**design/flow/config.mk**
```make
export PLATFORM = sky130hd
export DESIGN_NAME = cordic_sincos
export DESIGN_NICKNAME = cordic_sincos
export VERILOG_FILES = /design/flow/design.v
export SDC_FILE = /design/flow/constraint.sdc
export NUM_CORES = 4
export LEC_CHECK = 0
export ABC_AREA = 1
export CAP_MARGIN = 0
export CORE_MARGIN = 2
export CORE_UTILIZATION = 69
export CTS_CLUSTER_DIAMETER = 29
export CTS_CLUSTER_SIZE = 74
export SLEW_MARGIN = 20
```
**design/flow/constraint.sdc**
```tcl
create_clock -name core_clock -period 2.88 [get_ports {clk}]
set_input_delay 0.5760 -clock core_clock [delete_from_list [all_inputs] [get_ports {clk}]]
set_output_delay 0.5760 -clock core_clock [all_outputs]
set_load 0.01 [all_outputs]
```
**design/flow/design.v**
```verilog
`timescale 1ns / 1ps
module cla_slice_part(g,p,a,b);
 input a, b;
 output g;  
 output p;  
 assign g = a & b;
 assign p = a ^ b;
endmodule
module CarryPropagateGenerateUnit( g,p,a,b);
	input  [15:0] a,b;
	output [15:0] g,p;
	cla_slice_part s0(g[0],p[0],a[0],b[0]);
	cla_slice_part s1(g[1],p[1],a[1],b[1]);
	cla_slice_part s2(g[2],p[2],a[2],b[2]);
	cla_slice_part s3(g[3],p[3],a[3],b[3]);
	cla_slice_part s4(g[4],p[4],a[4],b[4]);
	cla_slice_part s5(g[5],p[5],a[5],b[5]);
	cla_slice_part s6(g[6],p[6],a[6],b[6]);
	cla_slice_part s7(g[7],p[7],a[7],b[7]);
	cla_slice_part s8(g[8],p[8],a[8],b[8]);
	cla_slice_part s9(g[9],p[9],a[9],b[9]);
	cla_slice_part s10(g[10],p[10],a[10],b[10]);
	cla_slice_part s11(g[11],p[11],a[11],b[11]);
	cla_slice_part s12(g[12],p[12],a[12],b[12]);
	cla_slice_part s13(g[13],p[13],a[13],b[13]);
	cla_slice_part s14(g[14],p[14],a[14],b[14]);
	cla_slice_part s15(g[15],p[15],a[15],b[15]);
endmodule
module SixteenBitSummationUnit(sum,p,carry,cin);
  input [14:0] carry;
  input cin;
  input [15:0] p;
  output [15:0] sum;
  assign sum[0] = p[0] ^ cin;
  assign sum[1] = p[1] ^ carry[0];
  assign sum[2] = p[2] ^ carry[1];
  assign sum[3] = p[3] ^ carry[2];
  assign sum[4] = p[4] ^ carry[3];
  assign sum[5] = p[5] ^ carry[4];
  assign sum[6] = p[6] ^ carry[5];
  assign sum[7] = p[7] ^ carry[6];
  assign sum[8] = p[8] ^ carry[7];
  assign sum[9] = p[9] ^ carry[8];
  assign sum[10] = p[10] ^ carry[9];
  assign sum[11] = p[11] ^ carry[10];
  assign sum[12] = p[12] ^ carry[11];
  assign sum[13] = p[13] ^ carry[12];
  assign sum[14] = p[14] ^ carry[13];
  assign sum[15] = p[15] ^ carry[14];
endmodule
module four_bit_block_cla(P,G,carry,p,g,cin);
	input [3:0] p,g;
	input cin;
	output [2:0] carry;
	output P,G;
	assign	carry[0] = 	g[0] |
											cin & p[0];
	assign	carry[1] =  g[1] |
											g[0] & p[1] |
											cin  &  p[0] & p[1];
	assign	carry[2] =  g[2] |
											g[1] & p[2] |
											g[0] & p [1] & p[2] |
											cin  & p[0] & p[1] & p[2];
	assign	P = p[0] & p[1] & p[2] & p[3];
	assign	G = g[3] | 
							g[2] & p[3] |
							g[1] & p[2] & p[3] |
							g[0] & p[1] & p[2] & p[3];
endmodule
module cla_16_two_level(sum,cout,a,b,cin);
	input [15:0] a, b;
	input cin;
	output [15:0] sum;
	output  cout;
	wire [15:0]   g, p,carry;  
	wire [3:0]  G,P;
	assign carry[3]  = G[0] | cin & P[0];
	assign carry[7]  = G[1] | G[0] & P[1] | cin & P[0] & P[1]; 
	assign carry[11] = G[2] |
										 G[1] & P[2] |
										 G[0] & P[1] & P[2] | 
										 cin  & P[0] & P[1] & P[2];
	assign cout = G[3] |
								G[2] & P[3] |
								G[1] & P[2] & P[3] |
								G[0] & P[1] & P[2] & P[3] |
								cin   & P[0] & P[1] & P[2] & P[3];
	CarryPropagateGenerateUnit   CPGU( g,p,a,b);
	four_bit_block_cla FBBC0(P[0],G[0],carry[2:0],p[3:0],g[3:0],cin);     
	four_bit_block_cla FBBC1(P[1],G[1],carry[6:4],p[7:4],g[7:4],carry[3]);   
	four_bit_block_cla FBBC2(P[2],G[2],carry[10:8],p[11:8],g[11:8],carry[7]);
	four_bit_block_cla FBBC3(P[3],G[3],carry[14:12],p[15:12],g[15:12],carry[11]); 
	SixteenBitSummationUnit TTBSU(sum,p,carry[14:0],cin);
endmodule
`timescale 1ns / 1ps
module xnew2(
	output reg [15:0] x,
	input [15:0] x0,
	input [15:0] y,
	input cin,
	input reset,
	input stop,
	input clk
	);
	wire [15:0] sum,a,b;
	wire cout;	 
	cla_16_two_level alu(sum,cout,a,b,cin);
	assign a=x;
	assign b=cin?(~y):y;
	always @(posedge clk)
	begin
		if(reset)
		begin
			x<=x0;
		end
		else
		begin
			if(!stop)
			begin
				x<=sum;
			end
			else
			begin
				x<=x;
			end
		end
	end
endmodule
`timescale 1ns / 1ps
module ynew2(
	output reg [15:0] y,
	input [15:0] y0,
	input [15:0] x,
	input cin,
	input reset,
	input stop,
	input clk
	);
	wire [15:0] sum,a,b;
	wire cout;	 
	cla_16_two_level alu(sum,cout,a,b,cin);
	assign a=y;
	assign b=cin?(~x):x;
	always @(posedge clk)
	begin
		if(reset)
		begin
			y<=y0;
		end
		else
		begin
			if(!stop)
			begin
				y<=sum;
			end
			else
			begin
				y<=y;
			end
		end	
	end
endmodule
`timescale 1ns / 1ps
module znew2(
	output reg [15:0] z,
	output zsign,
	input [15:0] z0,
	input [15:0] zrom,
	input cin,
	input reset,
	input stop,
	input clk
	);
	wire [15:0] sum,a,b;
	wire cout;	 
	cla_16_two_level alu(sum,cout,a,b,cin);
	assign a=z;
	assign b=cin?(~zrom):zrom;
	always @(posedge clk)
	begin
		if(reset)
		begin
			z<=z0;
		end
		else
		begin
			if(!stop)
				z<=sum;
			else
				z<=z;
		end	
	end
	assign zsign=z[15];
endmodule
`timescale 1ns / 1ps
module datapathnew2(
	output [15:0] x,
	output [15:0] y,
	input [15:0] z0,
	input [3:0] i,
	input reset,
	input stop,
	input clk
	); 
	parameter xinit=16'b0010_0110_1101_1101;	 
	parameter yinit=16'b0;
	reg [15:0] zrom_q;
	wire [15:0] xval,yval,zval;
	wire [15:0] x0,y0;
	wire [15:0] z;
	wire zsign;
	always @(*)
	begin
		case(i)
			4'd0: zrom_q=16'b0011_0010_0100_0011;
			4'd1: zrom_q=16'b0001_1101_1010_1100;
			4'd2: zrom_q=16'b0000_1111_1010_1101;
			4'd3: zrom_q=16'b0000_0111_1111_0101;
			4'd4: zrom_q=16'b0000_0011_1111_1110;
			4'd5: zrom_q=16'b0000_0001_1111_1111;
			4'd6: zrom_q=16'b0000_0000_1111_1111;
			4'd7: zrom_q=16'b0000_0000_0111_1111;
			4'd8: zrom_q=16'b0000_0000_0011_1111;
			4'd9: zrom_q=16'b0000_0000_0001_1111;
			4'd10: zrom_q=16'b0000_0000_0000_1111;
			4'd11: zrom_q=16'b0000_0000_0000_0111;
			4'd12: zrom_q=16'b0000_0000_0000_0011;
			4'd13: zrom_q=16'b0000_0000_0000_0001;
			4'd14: zrom_q=16'b0;
			4'd15: zrom_q=16'b0;
			default: zrom_q=16'b0;
		endcase
	end
	xnew2 xmod(x,x0,yval,xcin,reset,stop,clk);
	ynew2 ymod(y,y0,xval,ycin,reset,stop,clk);
	znew2 zmod(z,zsign,z0,zval,zcin,reset,stop,clk);
	assign x0=xinit;
	assign y0=yinit;
	assign xval=$signed(x)>>>i;
	assign yval=$signed(y)>>>i;
	assign zval=zrom_q;
	assign xcin=zsign?1'b0:1'b1;
	assign ycin=zsign?1'b1:1'b0;
	assign zcin=zsign?1'b0:1'b1;
endmodule
`timescale 1ns / 1ps
module cordic_sincos(
	input clk,
	input rst,
	input start,
	input [15:0] z0,
	output ready,
	output reg done,
	output [15:0] x,
	output [15:0] y
	);
	reg busy;
	reg [3:0] cnt;
	wire load;
	assign ready = ~busy;
	assign load = rst | (start & ~busy);
	always @(posedge clk)
	begin
		if(rst)
		begin
			busy <= 1'b0;
			cnt <= 4'd0;
			done <= 1'b0;
		end
		else
		begin
			done <= 1'b0;
			if(!busy)
			begin
				cnt <= 4'd0;
				if(start)
					busy <= 1'b1;
			end
			else
			begin
				cnt <= cnt + 4'd1;
				if(cnt == 4'd15)
				begin
					busy <= 1'b0;
					done <= 1'b1;
				end
			end
		end
	end
	datapathnew2 dp(x,y,z0,cnt,load,~busy,clk);
endmodule
```
**design/flow/run.sh**
```bash
#!/bin/bash
# the make line also repeats each setting of config.mk as NAME=value (left out here)
make -C /OpenROAD-flow-scripts/flow DESIGN_CONFIG=/design/flow/config.mk WORK_HOME=/design/flow/orfs CLKGATE_MAP_FILE= finish
```
==> impl_metrics.toml, run 1 <==
# physical design summary
[yosys]
synth_area_um2 = 6490
ys.warnings.count = 8
ys_chip_area_um2 = 6490
topCombFamilyByArea = "simple AND/OR/NAND/NOR gates"
xor_share_pct = 7.40
synthesis.nets = 988
ys_sh_simple_pct = 25.5
ys_sh_adder_pct = 14.7
synthMuxAreaShare_pct = 0.655
top_area_cell = "dfxtp_1"
ys_sh_aoi_pct = 15.6
yosysMostFrequentCell = "nand2_1"
async_reset_ff_share_pct = 0
ys_cells = 898
synthTopCellsByCount = "nand2_1 (221), inv_1 (82), nand3_1 (67)"
ys.flops = 68
edf_count = 16
yosys.area.top_type_share_pct = 16.0
avgSynthCellArea_um2 = 7.23
ys_seq_share_pct = 23.4
area_leaders = "dfxtp_1 (16%), nand2_1 (13%), ha_1 (12%)"
synth-main-ff-cell = "dfxtp_1"
syn-instance-count = 898
ys_types = 53

[floorplanning]
io_pins = 53
die_x_um = 101
coreArea_um2 = 9200
initCoreUtil_pct = 70.6
die_area_um2 = 10200
die_h_um = 101
rows = 35

[clock_tree]
cts_buffers = 9
cts_root_buf = "clkbuf_8"
cts_max_level = 3
cts_max_path_buffers = 2
cts_sinks = 68

[global_route]
grt_overflow_total = 35
grt_use_total_pct = 74.3

[run_status]
haltStage = "global routing"
error = "[ERROR GRT-0232] Routing congestion too high. Check the congestion heatmap in the GUI."
status = "did not finish"

[placed_design]
pre_cts_slack_ns = -0.346
dp_hpwl_mm = 14.3
gp_congestion = 0.994
io_buffers = 52
-- what timing repair did --
action	4_1_cts
gates resized	58
cloned	2
pin swaps	24
buffers inserted	12
hold buffers	0
endpoints found under the setup margin	29
-- through the flow --
step,instance area [µm²],instances,util [%],TNS (ns)
floorplan,6520,898,-,-0.352
global placement,7880,1136,85.7,-3.65
detailed placement,7880,1136,85.7,-5.00
CTS,8410,1166,91.5,-4.40
-- routing by layer --
| layer | GRT overflow | GRT usage, % |
|---|---|---|
| met1 | 0 | 73.7 |
| met2 | 24 | 93.0 |
| met3 | 0 | 58.7 |
| met4 | 11 | 72.6 |
| met5 | 0 | 20.0 |
==> inputs of run 2 (changes only) <==
- CAP_MARGIN: 0 -> 20
- CORE_UTILIZATION: 69 -> 68
- CTS_CLUSTER_DIAMETER: 29 -> not set
- CTS_CLUSTER_SIZE: 74 -> not set
- clock period: 2.88 -> 7.7 ns (I/O delays scaled with it)
==> impl_metrics.toml, run 2 <==
# yosys + openroad results
[run_status]
status = "no timing/DRC/antenna violations"

[clock_tree]
post_cts_buffers = 0
tritoncts = "built"
insertion_delay_ns = 0.36
cts_buffers = 9
clk_pin_slew_worst_paths_ns = 0.08
cts_max_level = 3
cts_root_buf = "clkbuf_8"
cts.repair.resized = 0
cts_max_path_buffers = 2
cts_sinks = 68
hold_buffers = 0

[yosys]
async_reset_ff_share_pct = 0
ys_cells = 898
ys_types = 53
area_leaders = "dfxtp_1 (16%), nand2_1 (13%), ha_1 (12%)"
synthTopCellsByCount = "nand2_1 (221), inv_1 (82), nand3_1 (67)"
yosysMostFrequentCell = "nand2_1"
ys_sh_adder_pct = 14.7
ys_sh_simple_pct = 25.5
edf_count = 16
synthesis.nets = 988
ys.flops = 68
synth-main-ff-cell = "dfxtp_1"
ys.warnings.count = 8
top_area_cell = "dfxtp_1"
yosys.area.top_type_share_pct = 16.0
topCombFamilyByArea = "simple AND/OR/NAND/NOR gates"
ys_seq_share_pct = 23.4
ys_sh_aoi_pct = 15.6
syn-instance-count = 898
ys_chip_area_um2 = 6490
synth_area_um2 = 6490
synthMuxAreaShare_pct = 0.655
avgSynthCellArea_um2 = 7.23
xor_share_pct = 7.40

[global_route]
grt_busiest_layer = "met2"
antenna_found_initial = 0
grt_overflow_total = 0
grt_use_met1_pct = 45.9
grt_use_total_pct = 32.9
grt_first_pass_wirelength_mm = 27.0
grt_pass1_vias = 5687
grtUsageMet2_pct = 52.3
grt_max_degree = 39
use_met3_pct = 5.59

[hold_path]
worstHoldStart = "dp.ymod.y[14]"
hold_path.class = "register to register"
min_delay_path_depth = 2
hold_path_end = "dp.ymod.y[14]"

[critical_path]
critPathMaxFanout = 37
critical-path-max-stage-delay_ns = 0.85
crit_start = "cnt[2]"
r2r_slack_ns = 3.67
cp-end-kind = "register"
crit_path_end = "dp.xmod.x[15]"
rr_endpoint = "dp.xmod.x[15]"
worstPathRequired_ns = 7.95
worst-path-buf-inv = 3
worst-path-stages = 23
start_kind = "register"
critPathTopFamily = "simple AND/OR/NAND/NOR gates"
rr_startpoint = "cnt[2]"
worstPathArrival_ns = 4.28
path_cells = "inv_2, nand2_1, o21ai_2, nand2_1, nand2_1, xor2_1, ha_1, a21o_1, a21oi_1, o21bai_1, nand2_1, nand3_1, nand2_1, nand2_1, ha_1, nand2_1, nand2_1, nand2_1, inv_1, o21ai_0, nand3_1, o211ai_1, inv_1"
critPathMostFrequentCell = "nand2_1"
slowest_stage = "dfxtp_1"
r2r_cells = 23
critPathKind = "register to register"

[route]
post_drt_wl_per_cell_um = 15.9
wl_mm = 16.3
drc = 0
diodes = 0
drt-pass1-iter-count = 6
via_per_inst = 5.85
ant_nets = 0
dr.first_iter.drc_count = 564
vias = 6020

[floorplanning]
die_h_um = 102
rows = 35
io_pins = 53
initCoreUtil_pct = 70.3
coreArea_um2 = 9240
die_x_um = 102
die_area_um2 = 10300

[final_layout]
final_cell_count_no_fill = 1029
finalInstanceArea_um2 = 6950
nets = 986
synthToLayoutAreaGrowth_pct = 7.00

[sta]
period_minus_slack_ns = 4.03
maxSlewViolCount = 0
rsz0062_at_grt = "false"
skew_ns = 0.0103
timing.fmax_mhz = 248
setup_viol = 0
finalClockPeriodUsage_pct = 52.3
setup_slack_ns = 3.67
slew_headroom_pct = 45.9
worst_pin_slew_ns = 0.811
final_hold_viol_count = 0
final.setup.tns_ns = 0

[placed_design]
pre_cts_slack_ns = 3.76
io_buffers = 52
gp_congestion = 0.944
place_inst = 1014
placed_cell_area_um2 = 6730
dp_hpwl_mm = 11.9

[pwr]
p_int_mw = 1.12
clockPowerShare_pct = 16.2
p_switching_uw = 954
pg_clk_uw = 337
pg_seq_uw = 519
p_comb_share_pct = 58.7
switching_share_pct = 46.0
maxPowerGroup = "combinational logic"
pg_comb_mw = 1.22
ir_worst_vdd_mv = 0.179
power_density_nw_per_um2 = 298
p_leak_nw = 3.39
power_frac_seq_pct = 25.1

[run]
drv_cap = 0
warning_count = 40
[run 2: final cells by class]
class	count	area (µm²)
multi-input combinational	668	4150
fill	785	2290
sequential	68	1520
timing repair buffer	56	551
inverter	93	354
tap	129	161
clock buffer	9	124
clock inverter	6	88.8
[run 2: routing by layer]
layer	routed length, µm	part of all wire, %	up-vias
met1	7270	45	2788
met2	7420	45	277
met3	1390	8.5	28
met5	0	0	-
met4	242	1.5	0
li1	-	-	2927
[run 2: through the flow]
stage / util (%) / power [mW] / hold WS (ns)
finish: 75.2 / 2.07 / 0.593
global route: 75.2 / 2.26 / 0.609
CTS: 75.2 / 2.06 / 0.582
detailed placement: 72.9 / 1.71 / 0.561
global placement: 72.9 / 1.65 / 0.548
floorplan: - / 1.45 / 0.474
==> inputs of run 3 (changes only) <==
- CAP_MARGIN: 20 -> 35
- CELL_PAD_IN_SITES_GLOBAL_PLACEMENT: not set -> 2
- CORE_ASPECT_RATIO: not set -> 1.63
- CORE_MARGIN: 2 -> 4
- CORE_UTILIZATION: 68 -> 40
- CTS_CLUSTER_DIAMETER: not set -> 206
- GPL_TIMING_DRIVEN: not set -> 1
- HOLD_SLACK_MARGIN: not set -> 0.15
- MAX_ROUTING_LAYER: not set -> met5
- MIN_ROUTING_LAYER: not set -> met2
- SLEW_MARGIN: 20 -> 0
- TNS_END_PERCENT: not set -> 75
- clock period: 7.7 -> 5.0 ns (I/O delays scaled with it)
==> impl_metrics.toml, run 3 <==
# yosys + openroad results
[global_route]
grt_overflow_total = 0
grt_max_degree = 38
antenna_found_initial = 0
grt_first_pass_wirelength_mm = 31.8
grt_use_total_pct = 33.8
grt_pass1_vias = 8647

[yosys]
synthTopCellsByCount = "nand2_1 (221), inv_1 (82), nand3_1 (67)"
ys.warnings.count = 8
xor_share_pct = 7.40
ys_cells = 898
ys_chip_area_um2 = 6490
area_leaders = "dfxtp_1 (16%), nand2_1 (13%), ha_1 (12%)"
syn-instance-count = 898
synthMuxAreaShare_pct = 0.655
ys_types = 53
synth_area_um2 = 6490
ys_sh_adder_pct = 14.7
ys.flops = 68
ys_sh_aoi_pct = 15.6
ys_sh_simple_pct = 25.5
avgSynthCellArea_um2 = 7.23
topCombFamilyByArea = "simple AND/OR/NAND/NOR gates"
yosysMostFrequentCell = "nand2_1"
top_area_cell = "dfxtp_1"
synth-main-ff-cell = "dfxtp_1"
async_reset_ff_share_pct = 0
synthesis.nets = 988
edf_count = 16
yosys.area.top_type_share_pct = 16.0
ys_seq_share_pct = 23.4

[final_layout]
fin_util_pct = 44.8
nets = 990
synthToLayoutAreaGrowth_pct = 9.94
final_cell_count_no_fill = 1118
fillers = 1736

[pwr]
power_density_nw_per_um2 = 463
maxPowerGroup = "combinational logic"
pg_seq_uw = 793
pg_clk_uw = 602
pg_comb_mw = 1.91
p_switching_mw = 1.53
p_leak_nw = 3.43
ir_worst_vdd_mv = 0.227
p_comb_share_pct = 57.8
power_frac_seq_pct = 24.0
clockPowerShare_pct = 18.2
p_int_mw = 1.78
switching_share_pct = 46.2

[route]
dr.first_iter.drc_count = 1488
post_drt_wl_per_cell_um = 18.1
drt-pass1-iter-count = 8
diodes = 0
via_per_inst = 7.33
ant_nets = 0
drc = 0
vias = 8200
wl_mm = 20.2

[clock_tree]
cts_root_buf = "clkbuf_16"
cts_max_level = 3
cts_sinks = 68
post_cts_buffers = 0
clk_pin_slew_worst_paths_ns = 0.07
hold_buffers = 0
cts_max_path_buffers = 2
tritoncts = "built"
insertion_delay_ns = 0.34
cts.repair.resized = 0
cts_buffers = 9

[sta]
rsz0062_at_grt = "false"
final_hold_viol_count = 0
slew_headroom_pct = 45.9
finalClockPeriodUsage_pct = 82.7
skew_ns = 0.0110
maxSlewViolCount = 0
setup_viol = 0
final.setup.tns_ns = 0
worst_pin_slew_ns = 0.810
period_minus_slack_ns = 4.13
timing.fmax_mhz = 242

[critical_path]
crit_start = "cnt[0]"
rr_startpoint = "cnt[0]"
start_kind = "register"
r2r_slack_ns = 0.87
cp-end-kind = "register"
critPathTopFamily = "AND-OR/OR-AND gates"
critPathMaxFanout = 23
critPathMostFrequentCell = "nand2_1"
critical-path-max-stage-delay_ns = 0.36
critPathKind = "register to register"
crit_path_end = "dp.xmod.x[15]"
worst-path-stages = 26
worst-path-buf-inv = 4
r2r_cells = 26
worstPathRequired_ns = 5.24
slowest_stage = "o21ai_2"
worstPathArrival_ns = 4.37
rr_endpoint = "dp.xmod.x[15]"

[placed_design]
io_buffers = 52
gp_congestion = 0.919
dp_hpwl_mm = 14.6
place_inst = 1102

[hold_path]
min_delay_path_depth = 2
worstHoldStart = "dp.ymod.y[2]"
hold_path.class = "register to register"
hold_path_end = "dp.ymod.y[2]"

[run_status]
status = "no timing/DRC/antenna violations"

[floorplanning]
die_area_um2 = 18400
coreArea_um2 = 15900
io_pins = 53
initCoreUtil_pct = 40.7
rows = 59
die_x_um = 108
die_h_um = 171

[run]
drv_cap = 0
warning_count = 40
## run 3: layout make-up
cell class	count	area, µm²	area share (%)
Clock inverter	5	28.8	0.403
Inverter	93	354	4.96
Timing Repair Buffer	60	588	8.24
Multi-Input combinational cell	668	4150	58.1
Tap cell	213	267	3.73
Sequential cell	68	1520	21.3
Clock buffer	11	233	3.26
## run 3: stage by stage
step                      hold WS [ns]  cell area (µm²)  total power, mW  worst slack (ns)
final                            0.534             7140             3.30             0.865
after global routing             0.568             7140             3.66             0.443
after CTS                        0.546             7140             3.30              1.09
after detailed placement         0.538             6880             2.69              1.11
after global placement           0.535             6860             2.65              1.10
after floorplan                  0.474             6490             2.23              1.92
## run 3: per-layer routing
metal / GRT usage [%] / vias to the layer above / wire length [µm]
li1: - / 2920 / -
met1: - / 2942 / 0
met3: 39.5 / 206 / 6840
met2: 46.2 / 2130 / 11600
met5: 4.67 / - / 54
met4: 6.26 / 2 / 1750
==> inputs of run 4 (changes only) <==
- CELL_PAD_IN_SITES_GLOBAL_PLACEMENT: 2 -> 0
- CORE_ASPECT_RATIO: 1.63 -> 0.92
- CORE_MARGIN: 4 -> 2
- CORE_UTILIZATION: 40 -> 64
- CTS_CLUSTER_DIAMETER: 206 -> 28
- CTS_CLUSTER_SIZE: not set -> 86
- HOLD_SLACK_MARGIN: 0.15 -> not set
- MAX_ROUTING_LAYER: met5 -> not set
- MIN_ROUTING_LAYER: met2 -> met1
- SETUP_SLACK_MARGIN: not set -> 0.45
- SLEW_MARGIN: 0 -> 20
- TNS_END_PERCENT: 75 -> 95
- clock period: 5.0 -> 3.64 ns (I/O delays scaled with it)
==> impl_metrics.toml, run 4 <==
# yosys + openroad results
[run_status]
status = "no timing/DRC/antenna violations"

[placed_design]
pre_cts_slack_ns = 0.114
gp_congestion = 0.916
io_buffers = 52
dp_hpwl_mm = 12.5
place_inst = 1023
placed_cell_area_um2 = 6810

[clock_tree]
cts_sinks = 68
cts_max_path_buffers = 2
cts_root_buf = "clkbuf_8"
cts_max_level = 3
tritoncts = "built"
insertion_delay_ns = 0.39
clk_pin_slew_worst_paths_ns = 0.10
cts_buffers = 9
hold_buffers = 0

[critical_path]
critPathKind = "register to register"
critical-path-max-stage-delay_ns = 0.46
r2r_cells = 24
rr_startpoint = "cnt[0]"
start_kind = "register"
slowest_stage = "dfxtp_4"
worst-path-stages = 24
cp-end-kind = "register"
worstPathRequired_ns = 3.93
critPathMostFrequentCell = "nand2_2"
worst-path-buf-inv = 4
worstPathArrival_ns = 3.76
critPathTopFamily = "AND-OR/OR-AND gates"
r2r_slack_ns = 0.18
path_cells = "clkinv_8, buf_6, nand2_2, o21ai_4, o21ai_1, nand2_1, nand3_1, nand2_1, xor2_1, ha_1, a21oi_1, o211a_1, nand3_4, nand2_2, nand2_4, ha_4, nand2_2, nand2_2, nand2_1, inv_2, o21ai_1, nand3_1, o211ai_1, inv_1"
rr_endpoint = "dp.ymod.y[15]"
crit_start = "cnt[0]"
critPathMaxFanout = 8
crit_path_end = "dp.ymod.y[15]"

[hold_path]
hold_path.class = "register to register"
hold_path_end = "dp.ymod.y[2]"
min_delay_path_depth = 2
worstHoldStart = "dp.ymod.y[2]"

[floorplanning]
coreArea_um2 = 9940
die_area_um2 = 11000
initCoreUtil_pct = 65.3
die_h_um = 101
rows = 35
die_x_um = 109
io_pins = 53

[sta]
setup_viol = 0
skew_ns = 0.0196
maxSlewViolCount = 0
slew_headroom_pct = 46.2
worst_pin_slew_ns = 0.806
setup_slack_ns = 0.177
timing.fmax_mhz = 289
rsz0062_at_grt = "true"
finalClockPeriodUsage_pct = 95.1
final.setup.tns_ns = 0
final_hold_viol_count = 0
period_minus_slack_ns = 3.46
holdWs_ns = 0.568

[yosys]
syn-instance-count = 898
top_area_cell = "dfxtp_1"
avgSynthCellArea_um2 = 7.23
synthesis.nets = 988
ys.flops = 68
yosys.area.top_type_share_pct = 16.0
ys_cells = 898
synth_area_um2 = 6490
edf_count = 16
synthMuxAreaShare_pct = 0.655
yosysMostFrequentCell = "nand2_1"
ys_types = 53
topCombFamilyByArea = "simple AND/OR/NAND/NOR gates"
ys_chip_area_um2 = 6490
synth-main-ff-cell = "dfxtp_1"
ys_sh_simple_pct = 25.5
area_leaders = "dfxtp_1 (16%), nand2_1 (13%), ha_1 (12%)"
async_reset_ff_share_pct = 0
ys.warnings.count = 8
ys_seq_share_pct = 23.4
xor_share_pct = 7.40
ys_sh_adder_pct = 14.7
synthTopCellsByCount = "nand2_1 (221), inv_1 (82), nand3_1 (67)"
ys_sh_aoi_pct = 15.6

[pwr]
p_switching_mw = 2.26
pg_seq_mw = 1.10
power_density_nw_per_um2 = 626
maxPowerGroup = "combinational logic"
pg_clk_uw = 618
power_mw = 4.77
switching_share_pct = 47.4
p_int_mw = 2.51
p_leak_nw = 3.66
clockPowerShare_pct = 13.0
p_comb_share_pct = 64.0
power_frac_seq_pct = 23.0
pg_comb_mw = 3.05
ir_worst_vdd_mv = 0.448

[route]
post_drt_wl_per_cell_um = 16.9
drt-pass1-iter-count = 6
vias = 6155
drc = 0
wl_mm = 18.1
via_per_inst = 5.75
dr.first_iter.drc_count = 361
ant_nets = 0
diodes = 0

[global_route]
grt_first_pass_wirelength_mm = 27.8
grt_overflow_total = 0
grt_max_degree = 38
antenna_found_initial = 0
grt_use_total_pct = 32.7
grt_pass1_vias = 5762

[run]
warning_count = 42
drv_cap = 0

[final_layout]
finalInstanceArea_um2 = 7620
synthToLayoutAreaGrowth_pct = 17.3
nets = 1027
fin_util_pct = 76.6
final_cell_count_no_fill = 1071
run 4: layer usage:
layer  wire, µm  GRT usage, %  vias to the layer above  share of wire [%]
met3       1240          6.85                       22                6.9
li1           -             -                     3027                  -
met4        275          10.7                        0                1.5
met1       8230          45.2                     2870                 45
met2       8370          50.7                      236                 46
met5          0             0                        -                  0
run 4: layout make-up:
| cell class | instances | area (µm²) |
|---|---|---|
| Sequential cell | 68 | 1530 |
| Clock buffer | 9 | 124 |
| Inverter | 93 | 369 |
| Tap cell | 129 | 161 |
| Clock inverter | 7 | 55.1 |
| Timing Repair Buffer | 97 | 973 |
| Fill cell | 747 | 2320 |
| Multi-Input combinational cell | 668 | 4410 |
run 4: timing repair:
action / 4_1_cts / 5_1_grt
buffers inserted: 12 / 18
pin swaps: 3 / 37
cloned: 0 / 2
gates resized: 29 / 77
setup endpoints to repair: 18 / 28
==> inputs of run 5 (changes only) <==
- CAP_MARGIN: 35 -> 0
- CORE_UTILIZATION: 64 -> 72
- CTS_CLUSTER_SIZE: 86 -> 15
- PLACE_DENSITY_LB_ADDON: not set -> 0.28
- SETUP_SLACK_MARGIN: 0.45 -> -0.19
- clock period: 3.64 -> 2.64 ns (I/O delays scaled with it)
==> impl_metrics.toml, run 5 <==
# physical design summary
[run_status]
status = "did not finish"
haltStage = "clock tree synthesis"
error = "[ERROR DPL-0038] Utilization greater than 100%, impossible to legalize"

[placed_design]
gp_congestion = 1.04
place_inst = 1161
io_buffers = 52
pre_cts_slack_ns = -0.850
placed_cell_area_um2 = 8020
dp_hpwl_mm = 17.5

[yosys]
ys.flops = 68
ys_seq_share_pct = 23.4
topCombFamilyByArea = "simple AND/OR/NAND/NOR gates"
synthTopCellsByCount = "nand2_1 (221), inv_1 (82), nand3_1 (67)"
avgSynthCellArea_um2 = 7.23
synthesis.nets = 988
yosysMostFrequentCell = "nand2_1"
async_reset_ff_share_pct = 0
ys_sh_simple_pct = 25.5
ys_types = 53
yosys.area.top_type_share_pct = 16.0
top_area_cell = "dfxtp_1"
synth_area_um2 = 6490
edf_count = 16
synth-main-ff-cell = "dfxtp_1"
synthMuxAreaShare_pct = 0.655
ys_sh_aoi_pct = 15.6
ys_chip_area_um2 = 6490
ys.warnings.count = 8
ys_cells = 898
ys_sh_adder_pct = 14.7
syn-instance-count = 898
area_leaders = "dfxtp_1 (16%), nand2_1 (13%), ha_1 (12%)"
xor_share_pct = 7.40

[floorplanning]
die_h_um = 95.1
rows = 33
io_pins = 53
initCoreUtil_pct = 73.5
die_x_um = 103
die_area_um2 = 9790
coreArea_um2 = 8840
==> inputs of run 6 (changes only) <==
- CAP_MARGIN: 0 -> 35
- CORE_ASPECT_RATIO: 0.92 -> 0.5
- CORE_UTILIZATION: 72 -> 46
- CTS_CLUSTER_DIAMETER: 28 -> 345
- CTS_CLUSTER_SIZE: 15 -> 100
- GPL_ROUTABILITY_DRIVEN: not set -> 0
- PLACE_DENSITY: not set -> 0.8
- PLACE_DENSITY_LB_ADDON: 0.28 -> not set
- SETUP_SLACK_MARGIN: -0.19 -> not set
- TNS_END_PERCENT: 95 -> 10
- clock period: 2.64 -> 4.9 ns (I/O delays scaled with it)
==> impl_metrics.toml, run 6 <==
# yosys + openroad results
[pwr]
p_leak_nw = 3.45
pg_seq_uw = 803
switching_share_pct = 44.5
maxPowerGroup = "combinational logic"
pg_comb_mw = 1.90
p_switching_mw = 1.50
pg_clk_uw = 670
p_int_mw = 1.87
power_frac_seq_pct = 23.8
p_comb_share_pct = 56.3
ir_worst_vdd_mv = 0.198
clockPowerShare_pct = 19.9
power_density_nw_per_um2 = 472

[critical_path]
start_kind = "register"
slowest_stage = "ha_1"
rr_endpoint = "dp.xmod.x[15]"
critPathKind = "register to register"
crit_start = "cnt[1]"
r2r_cells = 25
worst-path-buf-inv = 4
worst-path-stages = 25
worstPathRequired_ns = 5.13
r2r_slack_ns = 1.19
critPathMaxFanout = 34
cp-end-kind = "register"
worstPathArrival_ns = 3.94
critPathTopFamily = "simple AND/OR/NAND/NOR gates"
critical-path-max-stage-delay_ns = 0.38
crit_path_end = "dp.xmod.x[15]"
critPathMostFrequentCell = "nand2_1"
rr_startpoint = "cnt[1]"

[final_layout]
fin_util_pct = 52.3
final_cell_count_no_fill = 1097
synthToLayoutAreaGrowth_pct = 10.0
nets = 990
finalInstanceArea_um2 = 7140

[yosys]
area_leaders = "dfxtp_1 (16%), nand2_1 (13%), ha_1 (12%)"
synthTopCellsByCount = "nand2_1 (221), inv_1 (82), nand3_1 (67)"
xor_share_pct = 7.40
syn-instance-count = 898
avgSynthCellArea_um2 = 7.23
ys.warnings.count = 8
ys_chip_area_um2 = 6490
synthesis.nets = 988
topCombFamilyByArea = "simple AND/OR/NAND/NOR gates"
synth_area_um2 = 6490
ys.flops = 68
yosysMostFrequentCell = "nand2_1"
edf_count = 16
synthMuxAreaShare_pct = 0.655
synth-main-ff-cell = "dfxtp_1"
ys_types = 53
yosys.area.top_type_share_pct = 16.0
ys_sh_simple_pct = 25.5
async_reset_ff_share_pct = 0
ys_sh_adder_pct = 14.7
ys_cells = 898
ys_sh_aoi_pct = 15.6
ys_seq_share_pct = 23.4
top_area_cell = "dfxtp_1"

[sta]
setup_slack_ns = 1.19
rsz0062_at_grt = "false"
finalClockPeriodUsage_pct = 75.6
setup_viol = 0
slew_headroom_pct = 50.5
final_hold_viol_count = 0
worst_pin_slew_ns = 0.741
maxSlewViolCount = 0
period_minus_slack_ns = 3.71
skew_ns = 0.00894
final.setup.tns_ns = 0
timing.fmax_mhz = 270

[run]
drv_cap = 0
warning_count = 38

[clock_tree]
cts_sinks = 68
cts_max_path_buffers = 2
hold_buffers = 0
clk_pin_slew_worst_paths_ns = 0.06
post_cts_buffers = 0
cts.repair.resized = 0
tritoncts = "built"
insertion_delay_ns = 0.34
cts_buffers = 9
cts_max_level = 3
cts_root_buf = "clkbuf_16"

[route]
dr.first_iter.drc_count = 464
top_layer_used = "met4"
vias = 5915
wl_met1_mm = 7.35
dr_wl_met2_mm = 7.35
ant_nets = 0
drt-pass1-iter-count = 6
post_drt_wl_per_cell_um = 14.8
via_per_inst = 5.39
wl_met3_mm = 1.23
drc = 0
wl_mm = 16.3
diodes = 0

[floorplanning]
initCoreUtil_pct = 47.5
die_area_um2 = 15100
die_x_um = 172
io_pins = 53
rows = 30
coreArea_um2 = 13700
die_h_um = 88.0

[global_route]
grt_first_pass_wirelength_mm = 27.1
grt_use_total_pct = 22.7
grt_max_degree = 38
grt_pass1_vias = 5733
antenna_found_initial = 0
grt_overflow_total = 0

[placed_design]
io_buffers = 52
pre_cts_slack_ns = 1.29
dp_hpwl_mm = 11.8
placed_cell_area_um2 = 6840
place_inst = 1081

[hold_path]
min_delay_path_depth = 1
hold_path.class = "register to register"
hold_path_end = "cnt[0]"
worstHoldStart = "cnt[0]"

[run_status]
status = "no timing/DRC/antenna violations"
run 6: area by class of cell:
type                    count  area [µm²]
inverters                  93         354
well taps                 192         240
clock buffers               9         225
clock inverters             7        76.3
fillers                  1327        6520
repair buffers             60         581
flip-flops and latches     68        1520
multi-input cells         668        4150
run 6: routing by layer:
metal  vias to the layer above  track usage (%)
li1                       2943                -
met1                      2698             29.2
met2                       236             39.0
met3                        38             4.11
met4                         0             7.64
met5                         -                0
run 6: per-stage QoR:
step | power, mW | hold WS (ns)
after floorplan | 2.28 | 0.474
after global placement | 2.60 | 0.472
after detailed placement | 2.69 | 0.480
after CTS | 3.37 | 0.494
after global routing | 3.71 | 0.515
final | 3.37 | 0.492
==> inputs of run 7 (changes only) <==
- ABC_AREA: 1 -> not set
- CAP_MARGIN: 35 -> 20
- CELL_PAD_IN_SITES_GLOBAL_PLACEMENT: 0 -> not set
- CORE_ASPECT_RATIO: 0.5 -> not set
- CORE_UTILIZATION: 46 -> 40
- CTS_CLUSTER_DIAMETER: 345 -> not set
- CTS_CLUSTER_SIZE: 100 -> not set
- GPL_ROUTABILITY_DRIVEN: 0 -> not set
- GPL_TIMING_DRIVEN: 1 -> not set
- MIN_ROUTING_LAYER: met1 -> not set
- PLACE_DENSITY: 0.8 -> not set
- TNS_END_PERCENT: 10 -> not set
- clock period: 4.9 -> 6.22 ns (I/O delays scaled with it)
==> impl_metrics.toml, run 7 <==
# yosys + openroad results
[yosys]
avgSynthCellArea_um2 = 9.06
synth-main-ff-cell = "dfxtp_1"
area_leaders = "dfxtp_1 (17%), ha_1 (12%), xnor2_1 (8.5%)"
ys_sh_simple_pct = 11.1
ys_seq_share_pct = 24.2
ys_cells = 695
synthMuxAreaShare_pct = 14.2
ys.flops = 68
yosysMostFrequentCell = "nand2_1"
xor_share_pct = 10.7
topCombFamilyByArea = "AND-OR/OR-AND gates"
ys.warnings.count = 8
syn-instance-count = 695
ys_types = 54
ys_sh_adder_pct = 15.2
ys_sh_aoi_pct = 16.0
synthesis.nets = 785
synthTopCellsByCount = "nand2_1 (69), ha_1 (62), xnor2_1 (61)"
yosys.area.top_type_share_pct = 16.5
edf_count = 16
top_area_cell = "dfxtp_1"
ys_chip_area_um2 = 6290
synth_area_um2 = 6290
async_reset_ff_share_pct = 0

[critical_path]
cp-end-kind = "register"
r2r_slack_ns = 1.00
critical-path-max-stage-delay_ns = 0.72
critPathTopFamily = "AND-OR/OR-AND gates"
path_cells = "buf_4, nor2b_1, a211oi_1, a21oi_1, mux4_2, xnor2_1, ha_1, and3_1, a221oi_1, o21ai_0, a21oi_1, nor2_1, o32a_1, ha_1, o21a_1, o21ai_0, nand2b_1, xnor2_1, a21oi_1, nor2_1"
rr_endpoint = "dp.ymod.y[15]"
worst-path-stages = 20
worstPathRequired_ns = 6.43
crit_path_end = "dp.ymod.y[15]"
slowest_stage = "dfxtp_2"
start_kind = "register"
critPathMaxFanout = 22
rr_startpoint = "cnt[0]"
r2r_cells = 20
critPathKind = "register to register"
worst-path-buf-inv = 1
critPathMostFrequentCell = "a21oi_1"
crit_start = "cnt[0]"
worstPathArrival_ns = 5.42

[pwr]
pg_comb_mw = 1.86
p_int_mw = 1.85
pg_clk_uw = 556
power_frac_seq_pct = 23.6
maxPowerGroup = "combinational logic"
power_density_nw_per_um2 = 447
ir_worst_vdd_mv = 0.156
clockPowerShare_pct = 17.6
p_comb_share_pct = 58.8
p_leak_nw = 2.92
switching_share_pct = 41.5
pg_seq_uw = 745
p_switching_mw = 1.31

[route]
ant_nets = 0
dr.first_iter.drc_count = 308
via_per_inst = 5.33
post_drt_wl_per_cell_um = 17.3
diodes = 0
drt-pass1-iter-count = 5
drc = 0
wl_mm = 15.8
vias = 4881

[global_route]
grt_use_total_pct = 20.0
grt_first_pass_wirelength_mm = 25.9
grt_pass1_vias = 4962
grt_max_degree = 35
antenna_found_initial = 0
grt_overflow_total = 0

[final_layout]
nets = 790
synthToLayoutAreaGrowth_pct = 12.2
fillers = 1494

[sta]
period_minus_slack_ns = 5.22
slew_headroom_pct = 27.8
rsz0062_at_grt = "false"
worst_pin_slew_ns = 1.08
finalClockPeriodUsage_pct = 83.9
final.setup.tns_ns = 0
final_hold_viol_count = 0
timing.fmax_mhz = 192
setup_viol = 0
holdWs_ns = 0.556
skew_ns = 0.00843
maxSlewViolCount = 0

[floorplanning]
io_pins = 53
initCoreUtil_pct = 41.1
rows = 45
die_x_um = 129
die_h_um = 129
coreArea_um2 = 15300
die_area_um2 = 16800

[clock_tree]
cts.repair.resized = 0
cts_max_path_buffers = 2
post_cts_buffers = 0
cts_root_buf = "clkbuf_16"
clk_pin_slew_worst_paths_ns = 0.06
insertion_delay_ns = 0.34
tritoncts = "built"
cts_max_level = 3
cts_sinks = 68
cts_buffers = 9
hold_buffers = 0

[hold_path]
worstHoldStart = "dp.ymod.y[13]"
hold_path_end = "dp.ymod.y[13]"
min_delay_path_depth = 2
hold_path.class = "register to register"

[run_status]
status = "no timing/DRC/antenna violations"

[run]
drv_cap = 0
warning_count = 38

[placed_design]
gp_congestion = 0.911
dp_hpwl_mm = 11.8
io_buffers = 52
## run 7: area by class of cell
type | count | area (µm²) | area share [%]
clock buffers | 9 | 225 | 3.19
flip-flops and latches | 68 | 1520 | 21.6
inverters | 35 | 131 | 1.86
multi-input cells | 524 | 4230 | 59.9
clock inverters | 7 | 90.1 | 1.28
well taps | 211 | 264 | 3.74
repair buffers | 62 | 596 | 8.44
## run 7: per-layer routing
layer / vias up / global-route usage (%) / routed length (µm)
li1: 2424 / - / -
met1: 2319 / 27.5 / 7750
met2: 117 / 31.2 / 7040
met3: 21 / 3.47 / 680
met4: 0 / 8.10 / 340
met5: - / 0 / 0
## run 7: metrics by stage
| step | cell area, µm² | worst slack (ns) | utilization, % | cells | total power, mW |
|---|---|---|---|---|---|
| 2_1_floorplan | 6290 | 1.54 | - | 695 | 2.19 |
| 3_3_place_gp | 6750 | 1.08 | 44.0 | 900 | 2.54 |
| 3_5_place_dp | 6750 | 0.995 | 44.0 | 900 | 2.60 |
| 4_1_cts | 7060 | 0.978 | 46.1 | 916 | 3.18 |
| 5_1_grt | 7060 | 0.569 | 46.1 | 916 | 3.44 |
| 6_report | 7060 | 1.00 | 46.1 | 916 | 3.16 |
==> inputs of run 8 (changes only) <==
- ABC_AREA: not set -> 1
- CTS_CLUSTER_DIAMETER: not set -> 364
- SLEW_MARGIN: 20 -> 35
- TNS_END_PERCENT: not set -> 10
- clock period: 6.22 -> 2.91 ns (I/O delays scaled with it)
==> impl_metrics.toml, run 8 <==
# yosys + openroad results
[run_status]
status = "finished with violations"
failed_checks = "negative setup slack"

[pwr]
pg_clk_mw = 1.14
ir_worst_vdd_mv = 0.354
switching_share_pct = 41.6
pg_comb_mw = 4.38
power_frac_seq_pct = 19.0
p_comb_share_pct = 64.3
power_mw = 6.82
pg_seq_mw = 1.30
p_int_mw = 3.98
p_switching_mw = 2.84
maxPowerGroup = "combinational logic"
p_leak_nw = 4.39
power_density_nw_per_um2 = 769
clockPowerShare_pct = 16.7

[floorplanning]
die_x_um = 131
io_pins = 53
rows = 46
die_area_um2 = 17300
coreArea_um2 = 15900
initCoreUtil_pct = 40.9
die_h_um = 131

[critical_path]
worstPathRequired_ns = 3.21
rr_endpoint = "dp.xmod.x[15]"
critPathTopFamily = "simple AND/OR/NAND/NOR gates"
critPathMostFrequentCell = "nand2_2"
worstPathArrival_ns = 3.63
critical-path-max-stage-delay_ns = 0.47
r2r_cells = 28
start_kind = "register"
critPathKind = "register to register"
r2r_slack_ns = -0.42
crit_path_end = "dp.xmod.x[15]"
worst-path-buf-inv = 4
critPathMaxFanout = 7
crit_start = "cnt[0]"
slowest_stage = "dfxtp_4"
rr_startpoint = "cnt[0]"
cp-end-kind = "register"
worst-path-stages = 28

[route]
post_drt_wl_per_cell_um = 14.5
wl_mm = 18.7
vias = 6355
diodes = 0
via_per_inst = 4.91
drc = 0
ant_nets = 0
dr.first_iter.drc_count = 401
drt-pass1-iter-count = 4

[sta]
setup_viol = 24
skew_ns = 0.00961
period_minus_slack_ns = 3.33
setup_slack_ns = -0.420
slew_headroom_pct = 61.8
finalClockPeriodUsage_pct = 114
worst_pin_slew_ns = 0.572
maxSlewViolCount = 0
timing.fmax_mhz = 300
rsz0062_at_grt = "true"
final_hold_viol_count = 0

[clock_tree]
tritoncts = "built"
clk_pin_slew_worst_paths_ns = 0.06
cts_max_path_buffers = 2
cts_sinks = 68
hold_buffers = 0
cts_root_buf = "clkbuf_16"
cts_buffers = 9
insertion_delay_ns = 0.35
cts_max_level = 3

[yosys]
ys_sh_adder_pct = 14.7
topCombFamilyByArea = "simple AND/OR/NAND/NOR gates"
syn-instance-count = 898
ys.warnings.count = 8
ys_cells = 898
synth-main-ff-cell = "dfxtp_1"
synth_area_um2 = 6490
synthesis.nets = 988
synthMuxAreaShare_pct = 0.655
yosysMostFrequentCell = "nand2_1"
avgSynthCellArea_um2 = 7.23
area_leaders = "dfxtp_1 (16%), nand2_1 (13%), ha_1 (12%)"
async_reset_ff_share_pct = 0
edf_count = 16
top_area_cell = "dfxtp_1"
yosys.area.top_type_share_pct = 16.0
synthTopCellsByCount = "nand2_1 (221), inv_1 (82), nand3_1 (67)"
ys_sh_simple_pct = 25.5
ys_types = 53
ys.flops = 68
ys_seq_share_pct = 23.4
xor_share_pct = 7.40
ys_chip_area_um2 = 6490
ys_sh_aoi_pct = 15.6

[final_layout]
nets = 1164
synthToLayoutAreaGrowth_pct = 36.6
final_cell_count_no_fill = 1295
fin_util_pct = 55.8
finalInstanceArea_um2 = 8870

[global_route]
grt_overflow_total = 0
grt_use_total_pct = 21.6
grt_first_pass_wirelength_mm = 30.1
grt_pass1_vias = 5973
grt_max_degree = 31
antenna_found_initial = 0

[hold_path]
min_delay_path_depth = 2
worstHoldStart = "dp.ymod.y[14]"
hold_path.class = "register to register"
hold_path_end = "dp.ymod.y[14]"

[run]
drv_cap = 0
warning_count = 41

[placed_design]
placed_cell_area_um2 = 8180
place_inst = 1267
io_buffers = 52
dp_hpwl_mm = 14.3
gp_congestion = 0.874
==> run 8: metrics by stage <==
step / setup TNS (ns) / hold WS, ns / worst slack, ns
after CTS: -3.29 / 0.533 / -0.285
after detailed placement: -7.14 / 0.520 / -0.480
after global placement: -5.95 / 0.514 / -0.442
after floorplan: -0.373 / 0.474 / -0.126
after global routing: -10.86 / 0.561 / -0.627
final: -5.47 / 0.529 / -0.420
==> run 8: timing repair <==
action	CTS	global route
resized	29	51
pin swaps	11	28
setup endpoints to repair	24	26
setup buffers	3	6
gates cloned	0	3
==> run 8: cell type report <==
class / instances / area (µm²)
Tap cell: 216 / 270
Inverter: 93 / 362
Sequential cell: 68 / 1530
Fill cell: 1570 / 7020
Multi-Input combinational cell: 668 / 4350
Clock inverter: 7 / 75.1
Clock buffer: 9 / 225
Timing Repair Buffer: 234 / 2050
==> run 8: layer usage <==
metal  share of wire, %  global-route usage, %
met5                  0                      0
met4                1.5                   6.88
met3                3.5                   2.66
met2                 45                   34.8
met1                 50                   30.1
==> inputs of run 9 (changes only) <==
- CORE_UTILIZATION: 40 -> 72
- CTS_CLUSTER_DIAMETER: 364 -> 168
- CTS_CLUSTER_SIZE: not set -> 97
- PLACE_DENSITY_LB_ADDON: not set -> 0.08
- SLEW_MARGIN: 35 -> 20
- TNS_END_PERCENT: 10 -> not set
- clock period: 2.91 -> 3.33 ns (I/O delays scaled with it)
==> impl_metrics.toml, run 9 <==
# yosys + openroad results
[global_route]
antenna_found_initial = 0
grt_pass1_vias = 6000
grt_use_total_pct = 36.7
grt_max_degree = 36
grt_first_pass_wirelength_mm = 29.0
grt_overflow_total = 0

[placed_design]
io_buffers = 52
place_inst = 1016
dp_hpwl_mm = 13.0
gp_congestion = 0.987

[yosys]
synth-main-ff-cell = "dfxtp_1"
ys_sh_aoi_pct = 15.6
synth_area_um2 = 6490
synthMuxAreaShare_pct = 0.655
ys.flops = 68
yosys.area.top_type_share_pct = 16.0
ys.warnings.count = 8
syn-instance-count = 898
yosysMostFrequentCell = "nand2_1"
ys_sh_adder_pct = 14.7
edf_count = 16
topCombFamilyByArea = "simple AND/OR/NAND/NOR gates"
top_area_cell = "dfxtp_1"
async_reset_ff_share_pct = 0
ys_seq_share_pct = 23.4
ys_chip_area_um2 = 6490
ys_cells = 898
ys_sh_simple_pct = 25.5
synthesis.nets = 988
avgSynthCellArea_um2 = 7.23
synthTopCellsByCount = "nand2_1 (221), inv_1 (82), nand3_1 (67)"
area_leaders = "dfxtp_1 (16%), nand2_1 (13%), ha_1 (12%)"
xor_share_pct = 7.40
ys_types = 53

[clock_tree]
cts_max_level = 3
cts_root_buf = "clkbuf_8"
cts_buffers = 9
clk_pin_slew_worst_paths_ns = 0.09
hold_buffers = 0
insertion_delay_ns = 0.36
cts_max_path_buffers = 2
tritoncts = "built"
cts_sinks = 68

[sta]
setup_slack_ns = -0.0502
period_minus_slack_ns = 3.38
maxSlewViolCount = 0
rsz0062_at_grt = "true"
final_hold_viol_count = 0
slew_headroom_pct = 52.0
worst_pin_slew_ns = 0.719
setup_viol = 1
finalClockPeriodUsage_pct = 102
skew_ns = 0.00997
timing.fmax_mhz = 296

[critical_path]
cp-end-kind = "register"
worstPathArrival_ns = 3.64
crit_start = "cnt[0]"
crit_path_end = "dp.ymod.y[15]"
critPathMostFrequentCell = "nand2_1"
critPathKind = "register to register"
rr_startpoint = "cnt[0]"
critPathTopFamily = "simple AND/OR/NAND/NOR gates"
r2r_slack_ns = -0.05
worstPathRequired_ns = 3.59
slowest_stage = "dfxtp_4"
worst-path-buf-inv = 3
rr_endpoint = "dp.ymod.y[15]"
critPathMaxFanout = 14
start_kind = "register"
r2r_cells = 26
worst-path-stages = 26
critical-path-max-stage-delay_ns = 0.41

[pwr]
power_density_nw_per_um2 = 686
maxPowerGroup = "combinational logic"
clockPowerShare_pct = 14.3
power_frac_seq_pct = 23.5
p_comb_share_pct = 62.1
ir_worst_vdd_mv = 0.489
switching_share_pct = 47.2
p_leak_nw = 3.63
p_switching_mw = 2.41
pg_comb_mw = 3.17
p_int_mw = 2.70
pg_seq_mw = 1.20
pg_clk_uw = 731

[final_layout]
nets = 1023
fillers = 519
final_cell_count_no_fill = 1046
synthToLayoutAreaGrowth_pct = 14.6
fin_util_pct = 85.3

[hold_path]
hold_path_end = "dp.ymod.y[2]"
worstHoldStart = "dp.ymod.y[2]"
min_delay_path_depth = 2
hold_path.class = "register to register"

[route]
ant_nets = 0
wl_mm = 18.4
dr.first_iter.drc_count = 712
via_per_inst = 6.16
drc = 0
drt-pass1-iter-count = 6
vias = 6440
post_drt_wl_per_cell_um = 17.6
diodes = 0

[floorplanning]
die_x_um = 99.0
initCoreUtil_pct = 74.4
die_h_um = 99.0
rows = 34
coreArea_um2 = 8720
io_pins = 53
die_area_um2 = 9790

[run_status]
failed_checks = "negative setup slack"
status = "finished with violations"

[run]
warning_count = 39
drv_cap = 0
run 9: routing by layer:
metal,track usage [%],vias up,share of wire (%)
met5,0,-,0
met4,13.3,0,3.4
met3,5.04,71,10
met2,61.0,400,47
met1,48.9,2961,40
li1,-,3008,-
run 9: layout make-up:
| cell class | count | area (µm²) | share of cell area, % |
|---|---|---|---|
| multi-input combinational | 668 | 4290 | 57.7 |
| sequential | 68 | 1530 | 20.5 |
| timing repair buffer | 93 | 931 | 12.5 |
| inverter | 93 | 357 | 4.79 |
| tap | 108 | 135 | 1.82 |
| clock buffer | 9 | 124 | 1.66 |
| clock inverter | 7 | 75.1 | 1.01 |
run 9: what timing repair did:
| item | 4_1_cts | 5_1_grt |
|---|---|---|
| endpoints found under the setup margin | 7 | 19 |
| resized | 7 | 49 |
| gates cloned | 1 | 1 |
| setup buffers | 0 | 12 |
| pin swaps | 0 | 13 |
run 9: metrics by stage:
step	cell area [µm²]	power [mW]	TNS (ns)	hold WS, ns	worst slack, ns
floorplan	6490	3.35	0	0.474	0.248
global placement	6920	3.87	0	0.518	0.00241
CTS	7170	4.83	0	0.548	0.0279
global route	7440	5.51	-1.64	0.584	-0.300
finish	7440	5.11	-0.0502	0.551	-0.0502
detailed placement	6920	4.07	-0.286	0.536	-0.161
==> inputs of run 10 (changes only) <==
- ABC_AREA: 1 -> not set
- CTS_CLUSTER_DIAMETER: 168 -> 148
- PLACE_DENSITY_LB_ADDON: 0.08 -> not set
- TNS_END_PERCENT: not set -> 10
- clock period: 3.33 -> 4.04 ns (I/O delays scaled with it)
==> impl_metrics.toml, run 10 <==
# yosys + openroad results
[yosys]
synth_area_um2 = 6290
async_reset_ff_share_pct = 0
syn-instance-count = 695
area_leaders = "dfxtp_1 (17%), ha_1 (12%), xnor2_1 (8.5%)"
ys_sh_simple_pct = 11.1
topCombFamilyByArea = "AND-OR/OR-AND gates"
ys_sh_aoi_pct = 16.0
ys.warnings.count = 8
edf_count = 16
yosysMostFrequentCell = "nand2_1"
avgSynthCellArea_um2 = 9.06
ys_chip_area_um2 = 6290
ys.flops = 68
synth-main-ff-cell = "dfxtp_1"
synthTopCellsByCount = "nand2_1 (69), ha_1 (62), xnor2_1 (61)"
ys_seq_share_pct = 24.2
synthMuxAreaShare_pct = 14.2
top_area_cell = "dfxtp_1"
ys_cells = 695
ys_types = 54
ys_sh_adder_pct = 15.2
synthesis.nets = 785
xor_share_pct = 10.7
yosys.area.top_type_share_pct = 16.5

[pwr]
p_switching_mw = 2.34
power_mw = 5.40
pg_comb_mw = 3.67
p_leak_nw = 3.34
p_int_mw = 3.06
ir_worst_vdd_mv = 0.583
pg_clk_uw = 646
clockPowerShare_pct = 12.0
maxPowerGroup = "combinational logic"
power_density_nw_per_um2 = 706
pg_seq_mw = 1.09
power_frac_seq_pct = 20.2
p_comb_share_pct = 67.9
switching_share_pct = 43.3

[floorplanning]
die_h_um = 97.5
io_pins = 53
rows = 34
die_area_um2 = 9510
coreArea_um2 = 8590
die_x_um = 97.5
initCoreUtil_pct = 73.3

[final_layout]
synthToLayoutAreaGrowth_pct = 21.6
fillers = 422
nets = 877
finalInstanceArea_um2 = 7650

[clock_tree]
cts_root_buf = "clkbuf_8"
clk_pin_slew_worst_paths_ns = 0.09
hold_buffers = 0
cts_buffers = 9
cts_max_path_buffers = 2
cts_sinks = 68
insertion_delay_ns = 0.36
tritoncts = "built"
cts_max_level = 3

[critical_path]
critPathMaxFanout = 7
crit_start = "cnt[0]"
cp-end-kind = "register"
r2r_slack_ns = -0.25
crit_path_end = "dp.ymod.y[15]"
r2r_cells = 20
critical-path-max-stage-delay_ns = 0.54
rr_startpoint = "cnt[0]"
path_cells = "buf_8, buf_6, mux4_2, mux2i_4, mux2i_2, xnor2_1, ha_1, a21o_1, a221oi_4, o21ai_1, a21oi_2, nor2_2, o32a_1, ha_2, o21a_1, o21ai_2, nand2b_1, xnor2_1, a21oi_1, nor2_1"
start_kind = "register"
worst-path-buf-inv = 2
worstPathArrival_ns = 4.54
critPathMostFrequentCell = "xnor2_1"
worstPathRequired_ns = 4.29
rr_endpoint = "dp.ymod.y[15]"
slowest_stage = "mux4_2"
critPathTopFamily = "AND-OR/OR-AND gates"
worst-path-stages = 20
critPathKind = "register to register"

[placed_design]
placed_cell_area_um2 = 7230
pre_cts_slack_ns = -0.328
dp_hpwl_mm = 13.2
gp_congestion = 0.973
io_buffers = 52

[hold_path]
hold_path.class = "register to register"
worstHoldStart = "busy"
min_delay_path_depth = 2
hold_path_end = "busy"

[sta]
final_hold_viol_count = 0
setup_viol = 5
holdWs_ns = 0.598
worst_pin_slew_ns = 0.611
period_minus_slack_ns = 4.29
timing.fmax_mhz = 233
setup_slack_ns = -0.247
rsz0062_at_grt = "true"
slew_headroom_pct = 59.1
final.setup.tns_ns = -0.661
maxSlewViolCount = 0
skew_ns = 0.0158
finalClockPeriodUsage_pct = 106

[route]
ant_nets = 0
dr.first_iter.drc_count = 459
drc = 0
post_drt_wl_per_cell_um = 21.5
vias = 5829
via_per_inst = 6.48
wl_mm = 19.3
drt-pass1-iter-count = 5
diodes = 0

[global_route]
antenna_found_initial = 0
grt_use_met1_pct = 51.0
grt_overflow_total = 0
grt_pass1_vias = 6126
grt_max_degree = 35
use_met3_pct = 7.77
grt_use_total_pct = 40.7
grt_first_pass_wirelength_mm = 30.6
grtUsageMet2_pct = 66.5
grt_busiest_layer = "met2"

[run_status]
status = "finished with violations"
failed_checks = "negative setup slack"

[run]
warning_count = 43
drv_cap = 0
-- run 10: area by class of cell --
| type | count | area, µm² | share of cell area, % |
|---|---|---|---|
| clock buffer | 10 | 128 | 1.67 |
| clock inverter | 6 | 87.6 | 1.14 |
| inverter | 35 | 131 | 1.72 |
| multi-input combinational | 524 | 4340 | 56.7 |
| sequential | 68 | 1530 | 19.9 |
| tap | 108 | 135 | 1.77 |
| timing repair buffer | 149 | 1310 | 17.1 |
-- run 10: repair_timing --
action | CTS | global route
endpoints found under the setup margin | 6 | 9
pin swaps | 8 | 19
buffers inserted | 1 | 11
endpoints found under the hold margin | 0 | 0
resized | 13 | 15
-- run 10: stage by stage --
| stage | std cells | utilization (%) |
|---|---|---|
| floorplan | 695 | - |
| global placement | 872 | 84.1 |
| detailed placement | 872 | 84.1 |
| CTS | 889 | 87.2 |
| global route | 900 | 89.1 |
| finish | 900 | 89.1 |
-- run 10: per-layer routing --
| metal | vias to the layer above | part of all wire, % |
|---|---|---|
| met5 | - | 0 |
| met4 | 0 | 5.4 |
| met3 | 94 | 9.9 |
| met2 | 379 | 47 |
| met1 | 2754 | 38 |
| li1 | 2602 | - |
==> inputs of run 11 (changes only) <==
- ABC_AREA: not set -> 1
- CTS_CLUSTER_DIAMETER: 148 -> 216
- PLACE_DENSITY_LB_ADDON: not set -> 0.08
- TNS_END_PERCENT: 10 -> not set
- clock period: 4.04 -> 3.12 ns (I/O delays scaled with it)
==> impl_metrics.toml, run 11 <==
# physical design summary
[yosys]
ys_sh_simple_pct = 25.5
yosysMostFrequentCell = "nand2_1"
top_area_cell = "dfxtp_1"
synthesis.nets = 988
ys_sh_aoi_pct = 15.6
ys_cells = 898
syn-instance-count = 898
ys_chip_area_um2 = 6490
ys_sh_adder_pct = 14.7
synth-main-ff-cell = "dfxtp_1"
area_leaders = "dfxtp_1 (16%), nand2_1 (13%), ha_1 (12%)"
edf_count = 16
ys.warnings.count = 8
synthTopCellsByCount = "nand2_1 (221), inv_1 (82), nand3_1 (67)"
yosys.area.top_type_share_pct = 16.0
ys_seq_share_pct = 23.4
avgSynthCellArea_um2 = 7.23
synthMuxAreaShare_pct = 0.655
ys_types = 53
synth_area_um2 = 6490
ys.flops = 68
async_reset_ff_share_pct = 0
xor_share_pct = 7.40
topCombFamilyByArea = "simple AND/OR/NAND/NOR gates"

[floorplanning]
die_h_um = 99.0
initCoreUtil_pct = 74.4
rows = 34
die_area_um2 = 9790
io_pins = 53
coreArea_um2 = 8720
die_x_um = 99.0

[clock_tree]
cts_max_path_buffers = 2
cts_sinks = 68
cts_max_level = 3
hold_buffers = 0
cts_buffers = 9
cts_root_buf = "clkbuf_8"

[placed_design]
gp_congestion = 1.04
io_buffers = 52
dp_hpwl_mm = 13.8

[run_status]
status = "did not finish"
haltStage = "global routing"
-- run 11: repair_timing --
| item | in CTS |
|---|---|
| pin swaps | 30 |
| endpoints found under the setup margin | 24 |
| buffers inserted | 8 |
| cloned | 2 |
| resized | 65 |
-- run 11: per-stage QoR --
stage | TNS [ns] | hold slack (ns) | instance area [µm²] | cells | setup slack, ns
after floorplan | 0 | 0.474 | 6490 | 898 | 0.0375
after global placement | -1.06 | 0.490 | 7500 | 1092 | -0.190
after CTS | -0.679 | 0.555 | 7990 | 1118 | -0.121
after detailed placement | -3.60 | 0.525 | 7500 | 1092 | -0.356
==> inputs of run 12 (changes only) <==
- CAP_MARGIN: 20 -> 5
- CELL_PAD_IN_SITES_GLOBAL_PLACEMENT: not set -> 0
- CORE_ASPECT_RATIO: not set -> 0.84
- CORE_UTILIZATION: 72 -> 16
- CTS_CLUSTER_DIAMETER: 216 -> 217
- CTS_CLUSTER_SIZE: 97 -> 80
- GPL_TIMING_DRIVEN: not set -> 1
- MAX_ROUTING_LAYER: not set -> met4
- MIN_ROUTING_LAYER: not set -> met1
- PLACE_DENSITY: not set -> 0.36
- PLACE_DENSITY_LB_ADDON: 0.08 -> not set
- SETUP_SLACK_MARGIN: not set -> 0.45
- TNS_END_PERCENT: not set -> 95
- clock period: 3.12 -> 3.16 ns (I/O delays scaled with it)
==> impl_metrics.toml, run 12 <==
# yosys + openroad results
[run_status]
status = "finished with violations"
failed_checks = "negative setup slack"

[route]
drc = 0
drt-pass1-iter-count = 7
vias = 6326
diodes = 0
ant_nets = 0
wl_mm = 23.0
post_drt_wl_per_cell_um = 14.5
dr.first_iter.drc_count = 348
via_per_inst = 3.97

[clock_tree]
cts_root_buf = "clkbuf_16"
cts_buffers = 9
cts_sinks = 68
tritoncts = "built"
insertion_delay_ns = 0.36
clk_pin_slew_worst_paths_ns = 0.08
hold_buffers = 0
cts_max_path_buffers = 2
cts_max_level = 3

[floorplanning]
io_pins = 53
initCoreUtil_pct = 16.2
die_h_um = 189
die_area_um2 = 42200
rows = 67
die_x_um = 224
coreArea_um2 = 40000

[yosys]
async_reset_ff_share_pct = 0
synth_area_um2 = 6490
ys_seq_share_pct = 23.4
syn-instance-count = 898
ys_sh_adder_pct = 14.7
ys_types = 53
synthTopCellsByCount = "nand2_1 (221), inv_1 (82), nand3_1 (67)"
synthesis.nets = 988
ys_chip_area_um2 = 6490
yosys.area.top_type_share_pct = 16.0
synthMuxAreaShare_pct = 0.655
ys.flops = 68
area_leaders = "dfxtp_1 (16%), nand2_1 (13%), ha_1 (12%)"
ys_sh_simple_pct = 25.5
topCombFamilyByArea = "simple AND/OR/NAND/NOR gates"
synth-main-ff-cell = "dfxtp_1"
ys_cells = 898
ys.warnings.count = 8
avgSynthCellArea_um2 = 7.23
edf_count = 16
top_area_cell = "dfxtp_1"
yosysMostFrequentCell = "nand2_1"
ys_sh_aoi_pct = 15.6
xor_share_pct = 7.40

[global_route]
grtUsageMet2_pct = 16.3
grt_overflow_total = 0
grt_busiest_layer = "met1"
grt_max_degree = 26
grt_use_met1_pct = 16.7
grt_first_pass_wirelength_mm = 35.5
antenna_found_initial = 0
grt_use_total_pct = 11.3
use_met3_pct = 1.36
grt_pass1_vias = 6160

[sta]
setup_viol = 16
final.setup.tns_ns = -2.07
final_hold_viol_count = 0
finalClockPeriodUsage_pct = 109
rsz0062_at_grt = "true"
setup_slack_ns = -0.277
timing.fmax_mhz = 291
worst_pin_slew_ns = 0.655
skew_ns = 0.0165
period_minus_slack_ns = 3.44
slew_headroom_pct = 56.3
maxSlewViolCount = 0

[critical_path]
critPathMostFrequentCell = "nand2_2"
start_kind = "register"
rr_endpoint = "dp.xmod.x[15]"
worst-path-stages = 27
worstPathRequired_ns = 3.42
cp-end-kind = "register"
r2r_slack_ns = -0.28
critPathMaxFanout = 7
slowest_stage = "dfxtp_4"
worst-path-buf-inv = 6
rr_startpoint = "cnt[0]"
critPathTopFamily = "AND-OR/OR-AND gates"
crit_path_end = "dp.xmod.x[15]"
critical-path-max-stage-delay_ns = 0.38
critPathKind = "register to register"
crit_start = "cnt[0]"
worstPathArrival_ns = 3.70
r2r_cells = 27

[pwr]
pg_clk_mw = 1.12
switching_share_pct = 43.0
maxPowerGroup = "combinational logic"
power_frac_seq_pct = 17.6
clockPowerShare_pct = 16.1
power_density_nw_per_um2 = 711
ir_worst_vdd_mv = 0.267
p_switching_mw = 2.98
p_int_mw = 3.96
pg_seq_mw = 1.22
p_comb_share_pct = 66.3
pg_comb_mw = 4.60
p_leak_nw = 4.48

[hold_path]
min_delay_path_depth = 2
hold_path.class = "register to register"
hold_path_end = "dp.xmod.x[14]"
worstHoldStart = "dp.xmod.x[14]"

[final_layout]
nets = 1161
synthToLayoutAreaGrowth_pct = 50.3
fillers = 4389
fin_util_pct = 24.4

[placed_design]
io_buffers = 52
dp_hpwl_mm = 17.4
gp_congestion = 0.790

[run]
warning_count = 41
drv_cap = 0
==> run 12: cell type report <==
class | count | area [µm²] | area share, %
Multi-Input combinational cell | 668 | 4780 | 49.0
Sequential cell | 68 | 1530 | 15.6
Inverter | 93 | 357 | 3.66
Tap cell | 517 | 647 | 6.63
Clock inverter | 7 | 81.3 | 0.834
Timing Repair Buffer | 231 | 2130 | 21.9
Clock buffer | 9 | 225 | 2.31
==> run 12: repair_timing <==
item / CTS / global route
setup endpoints to repair: 34 / 38
setup buffers: 18 / 14
pin swaps: 13 / 98
gates resized: 60 / 132
cloned: 2 / 1
==> run 12: metrics by stage <==
step | power, mW | hold WS [ns] | cells | setup slack [ns] | area, µm²
after floorplan | 3.58 | 0.474 | 898 | 0.134 | 6530
after global placement | 4.99 | 0.535 | 1542 | -0.178 | 8420
after detailed placement | 5.00 | 0.532 | 1542 | -0.267 | 8420
after CTS | 6.42 | 0.546 | 1578 | -0.135 | 9110
after global routing | 7.62 | 0.565 | 1593 | -0.489 | 9760
final | 6.94 | 0.540 | 1593 | -0.277 | 9760
==> run 12: per-layer routing <==
layer / vias to the layer above / part of all wire [%]
li1: 3302 / -
met1: 2929 / 54
met2: 82 / 42
met3: 13 / 2.7
met4: 0 / 0.96
met5: - / 0
Power is estimated from default activity; no workload was simulated.
